==> flow/design.v <==
module RandomNumberGenerator(clk, rst, load, key_x, seed_r, seed_g, seed_b, Rout, Gout, Bout, Key_ready);
    input wire clk;
    input wire rst;
    input wire load;                  
    input wire [15:0] key_x;          
    input wire [15:0] seed_r;         
    input wire [15:0] seed_g;
    input wire [15:0] seed_b;
    output reg [7:0] Rout;
    output reg [7:0] Gout;
    output reg [7:0] Bout;
    output reg Key_ready;
    wire Rout_bit;
    wire Gout_bit;
    wire Bout_bit;
    reg[15:0] Rlfsr;
    reg[15:0] Glfsr;
    reg[15:0] Blfsr;
    reg [2:0] bit_count;
    wire Rfeedback_lfsr;
    wire Gfeedback_lfsr;
    wire Bfeedback_lfsr;
    wire Rout_lfsr;
    wire Gout_lfsr;
    wire Bout_lfsr;
    reg signed [15:0] x; 
    reg signed [31:0] x_square; 
    reg signed [31:0] x_mult;  
    reg signed [15:0] x_next;
    wire out_chaotic;
    assign Rfeedback_lfsr = Rlfsr[15] ^ Rlfsr[13] ^ Rlfsr[12] ^ Rlfsr[10]; 
    assign Gfeedback_lfsr = Glfsr[15] ^ Glfsr[13] ^ Glfsr[12] ^ Glfsr[10]; 
    assign Bfeedback_lfsr = Blfsr[15] ^ Blfsr[13] ^ Blfsr[12] ^ Blfsr[10]; 
    assign Rout_lfsr = Rlfsr[15];
    assign Gout_lfsr = Glfsr[15];
    assign Bout_lfsr = Blfsr[15];
    assign out_chaotic = x_next[15];
    assign Rout_bit = Rout_lfsr ^ out_chaotic;
    assign Gout_bit = Gout_lfsr ^ out_chaotic;
    assign Bout_bit = Bout_lfsr ^ out_chaotic;
    always @(posedge clk or posedge rst) begin
        if (rst) begin
            Rlfsr <= 16'b0000000000000001;
            Glfsr <= 16'b0000000000000010;
            Blfsr <= 16'b0000000000000011;
            x <= 16'sh7EF0;                          
            Rout <= 8'b0;
            Gout <= 8'b0;
            Bout <= 8'b0;
            Key_ready <= 0;
            bit_count <=0;
            x_square <= 0;
            x_next <= 0;
            x_mult <= 0;
        end
        else if (load) begin
            Rlfsr <= seed_r;
            Glfsr <= seed_g;
            Blfsr <= seed_b;
            x <= key_x;
            Rout <= 8'b0;
            Gout <= 8'b0;
            Bout <= 8'b0;
            Key_ready <= 0;
            bit_count <=0;
            x_square <= 0;
            x_next <= 0;
            x_mult <= 0;
        end
        else begin
            Rlfsr <= {Rlfsr[14:0], Rfeedback_lfsr};
            Glfsr <= {Glfsr[14:0], Gfeedback_lfsr};
            Blfsr <= {Blfsr[14:0], Bfeedback_lfsr};
            Rout <= {Rout[6:0], Rout_bit};
            Gout <= {Gout[6:0], Gout_bit};
            Bout <= {Bout[6:0], Bout_bit};
            if (bit_count == 3'd7) begin
                Key_ready <= 1;   
                bit_count <= 0;
            end 
            else begin
                Key_ready <= 0;
                bit_count <= bit_count + 1;
            end
            x_square <= x * x;                        
            x_mult <= x_square <<< 1;                 
            x_next <= 16'sh7FFF - x_mult[30:15];      
            x <= x_next;
        end
    end
endmodule
clock: 4.91 ns
lec_check: 0
abc_area: 0
cap_margin: 20
cell_pad_in_sites_detail_placement: 0
cell_pad_in_sites_global_placement: 1
core_aspect_ratio: 1.3
core_margin: 2
core_utilization: 66
cts_cluster_size: 58
gpl_routability_driven: 1
gpl_timing_driven: 1
max_routing_layer: met5
min_routing_layer: met2
place_density: 0.74
setup_slack_margin: 1.33
slew_margin: 20
tns_end_percent: 55
run.sh (not shown) runs the stock make flow with config.mk's settings and CLKGATE_MAP_FILE=.
The first run finished but fails on setup timing.
Next try:
Settings changed: ABC_AREA 0 to not set, CELL_PAD_IN_SITES_DETAIL_PLACEMENT 0 to not set, CELL_PAD_IN_SITES_GLOBAL_PLACEMENT 1 to not set, CORE_ASPECT_RATIO 1.3 to not set, CORE_UTILIZATION 66 to 65, CTS_CLUSTER_SIZE 58 to not set, GPL_ROUTABILITY_DRIVEN 1 to not set, GPL_TIMING_DRIVEN 1 to not set, MAX_ROUTING_LAYER met5 to not set, MIN_ROUTING_LAYER met2 to not set, PLACE_DENSITY 0.74 to not set, SETUP_SLACK_MARGIN 1.33 to not set, TNS_END_PERCENT 55 to 75.
Clock period 4.91 ns to 7.31 ns, I/O delays scaled along.
After rerunning:
- The new run passed the timing, design-rule and antenna checks
- synthesized area is unchanged
- global-route usage came out lower by 22 points
- final area came out lower by 12%
- fmax came out lower by about 8%
Next try:
Settings changed: CORE_UTILIZATION 65 to 72, PLACE_DENSITY set to 0.8, TNS_END_PERCENT 75 to not set.
Clock period 7.31 ns to 5.94 ns, I/O delays scaled along.
=> Now the flow produced a layout that fails on setup timing; via count is higher by about a fifth; register-to-register slack got worse by 0.73 ns; design area came out higher by a little under a tenth; sequential share of layout area decreases by 1.8 points; worst hold slack is about the same; utilization climbs by 14 points; flip-flop count stays the same; global-route usage increases by 7.8 points; worst setup slack degrades by 0.73 ns.
Next try:
Settings changed: ABC_AREA set to 1, CTS_CLUSTER_SIZE set to 37, HOLD_SLACK_MARGIN set to -0.08, PLACE_DENSITY 0.8 to 0.79.
Clock period 5.94 ns to 5.46 ns, I/O delays scaled along.
Effect: The changed run completed and failed the layout checks on setup timing; routed wire length came out higher by well over a third; first-iteration DRC count came out higher by well over a third; hold slack gets worse by 0.0087 ns; core utilization came out higher by 2.5 points; design area came out higher by roughly a tenth; sequential share of layout area came out lower by 2.1 points; setup slack gets worse by 0.49 ns.


== fjord ==
Starts from the design.v that is shown in full above.
Settings: LEC_CHECK=0, CAP_MARGIN=20, CORE_MARGIN=2, CORE_UTILIZATION=40, SLEW_MARGIN=20; clock period 6.91 ns.
fjord finished every step from synthesis to the final layout, and the layout passed the timing, design-rule and antenna checks.
diff inputs: fjord => onyx
- putting ABC_AREA at 1 where nothing was set
- putting CTS_CLUSTER_SIZE at 95 where nothing was set
- putting CTS_CLUSTER_DIAMETER at 374 where nothing was set
- swapping 40 for 72 in CORE_UTILIZATION
- swapping 6.91 for 7.42 in the clock period (ns, I/O delays scaled along)
Findings:
- onyx | status: complete | timing, DRC, antenna: pass
- onyx and fjord ended up with roughly the same complex-gate fraction of the synthesized area.
- onyx reports its critical path endpoint as x_square[29] while fjord reports x_square[28].
- Taking fjord as the reference, in onyx chip footprint dropped 40%; area after synthesis climbed 7.3%; critical path depth climbed 1.
- Relative to fjord, the net count after synthesis measured on onyx has increased by more than a quarter.
- Compared with fjord, in onyx summed standard-cell area reported by yosys has increased; wire length of the first global-routing pass has increased; clock-buffer cell count has decreased.
- The synthesized cell count reported for onyx is greater than that of fjord by about 40%.
For raven, these inputs were changed with respect to onyx:
- CTS_CLUSTER_DIAMETER removed (was 374)
- CTS_CLUSTER_SIZE removed (was 95)
- ABC_AREA removed (was 1)
- CORE_UTILIZATION changed from 72 to 40
- the clock period (ns, I/O delays scaled along) changed from 7.42 to 10.0
Results
- Global-route usage over all layers on raven is down relative to onyx.
- Number of cells on the worst reg-to-reg path ended up 3 lower on raven than on onyx.
- Sort raven and onyx by non-clock buffer count, descending, and onyx comes first.
- In the metrics for raven and onyx, the one carrying the higher proportion of cell area spent on the clock network is raven.
- raven: met3 routed wirelength is about 35% lower than what onyx reported.
[inputs] lagoon vs raven
- an added SETUP_SLACK_MARGIN of -0.99
- an added CORE_ASPECT_RATIO of 0.5
- an added PLACE_DENSITY_LB_ADDON of 0.02
- a change of CORE_MARGIN from 2 to 8
- a change of CORE_UTILIZATION from 40 to 58
- a change of CAP_MARGIN from 20 to 0
- an added TNS_END_PERCENT of 5
Results
When the final numbers for raven and lagoon were put side by side, the largest incremental delay on the critical path turned out to be smaller in raven. Delta (lagoon minus raven): via count of the first global-routing pass +1.9%, placed cell count decreased by 142 relative to the old numbers, growth of design area from synthesis to finish went down 1.2 points. Comparing raven and lagoon, the lower final wirelength is on lagoon. From lagoon to raven, number of instances in the synthesized netlist did not move at all.


RTL: the design.v shown in full above, as it stands there.
clock: 5.03 ns
lec_check: 0
cap_margin: 20
core_margin: 2
core_utilization: 71
place_density: 0.66
setup_slack_margin: 1.46
slew_margin: 20
tns_end_percent: 5
The baseline finished but failed the layout checks on setup timing.
Rerun with:
CORE_UTILIZATION = 66   (was 71)
PLACE_DENSITY = default   (was 0.66)
SETUP_SLACK_MARGIN = default   (was 1.46)
TNS_END_PERCENT = default   (was 5)
clock period = 6.91 ns   (was 5.03 ns; I/O delays follow)
What happened: This time the run produced a clean layout; cell area went down by about 9%; area after synthesis stays the same; final cell count went down by 7.2%; setup slack gains 1.7 ns; clock-buffer cell count went up by 2; routed wire length went down by about 27%; die size went up by about 7%; critical path depth went down by 1.
Rerun with:
ABC_AREA = 1   (was default)
CORE_UTILIZATION = 40   (was 66)
GPL_TIMING_DRIVEN = 0   (was default)
HOLD_SLACK_MARGIN = 0.27   (was default)
clock period = 10.0 ns   (was 6.91 ns; I/O delays follow)
Register-to-register slack gets better by 2.8 ns.
Setup slack improved by 2.8 ns.
Die size went up by 75%.
Maximum frequency goes down by 5.0%.
Rerun with:
CAP_MARGIN = 0   (was 20)
CORE_UTILIZATION = 23   (was 40)
CTS_CLUSTER_SIZE = 79   (was default)
GPL_ROUTABILITY_DRIVEN = 0   (was default)
GPL_TIMING_DRIVEN = default   (was 0)
HOLD_SLACK_MARGIN = 0.2   (was 0.27)
SLEW_MARGIN = 10   (was 20)
TNS_END_PERCENT = 5   (was default)
Clock-buffer cell count increases by 2. Cell count increases by 12%.
Rerun with:
ABC_AREA = 0   (was 1)
CAP_MARGIN = 20   (was 0)
CELL_PAD_IN_SITES_GLOBAL_PLACEMENT = 1   (was default)
CORE_UTILIZATION = 40   (was 23)
CTS_CLUSTER_SIZE = default   (was 79)
GPL_ROUTABILITY_DRIVEN = default   (was 0)
GPL_TIMING_DRIVEN = 0   (was default)
HOLD_SLACK_MARGIN = 0.27   (was 0.2)
SLEW_MARGIN = 20   (was 10)
TNS_END_PERCENT = 90   (was 5)
Result: Register-to-register slack loses 1.4 ns; global-route usage increases by 8.9 points; die area is lower by 46%; clock skew increases by 0.0093 ns.
Rerun with:
ABC_AREA = default   (was 0)
CELL_PAD_IN_SITES_GLOBAL_PLACEMENT = default   (was 1)
CORE_ASPECT_RATIO = 0.5   (was default)
CORE_UTILIZATION = 68   (was 40)
GPL_TIMING_DRIVEN = default   (was 0)
HOLD_SLACK_MARGIN = default   (was 0.27)
TNS_END_PERCENT = 5   (was 90)
After rerunning: The changed run finished clean; design area decreases by a few percent; global-route usage is higher by 9.4 points; flip-flop count is unchanged; synthesized cell count stays the same.
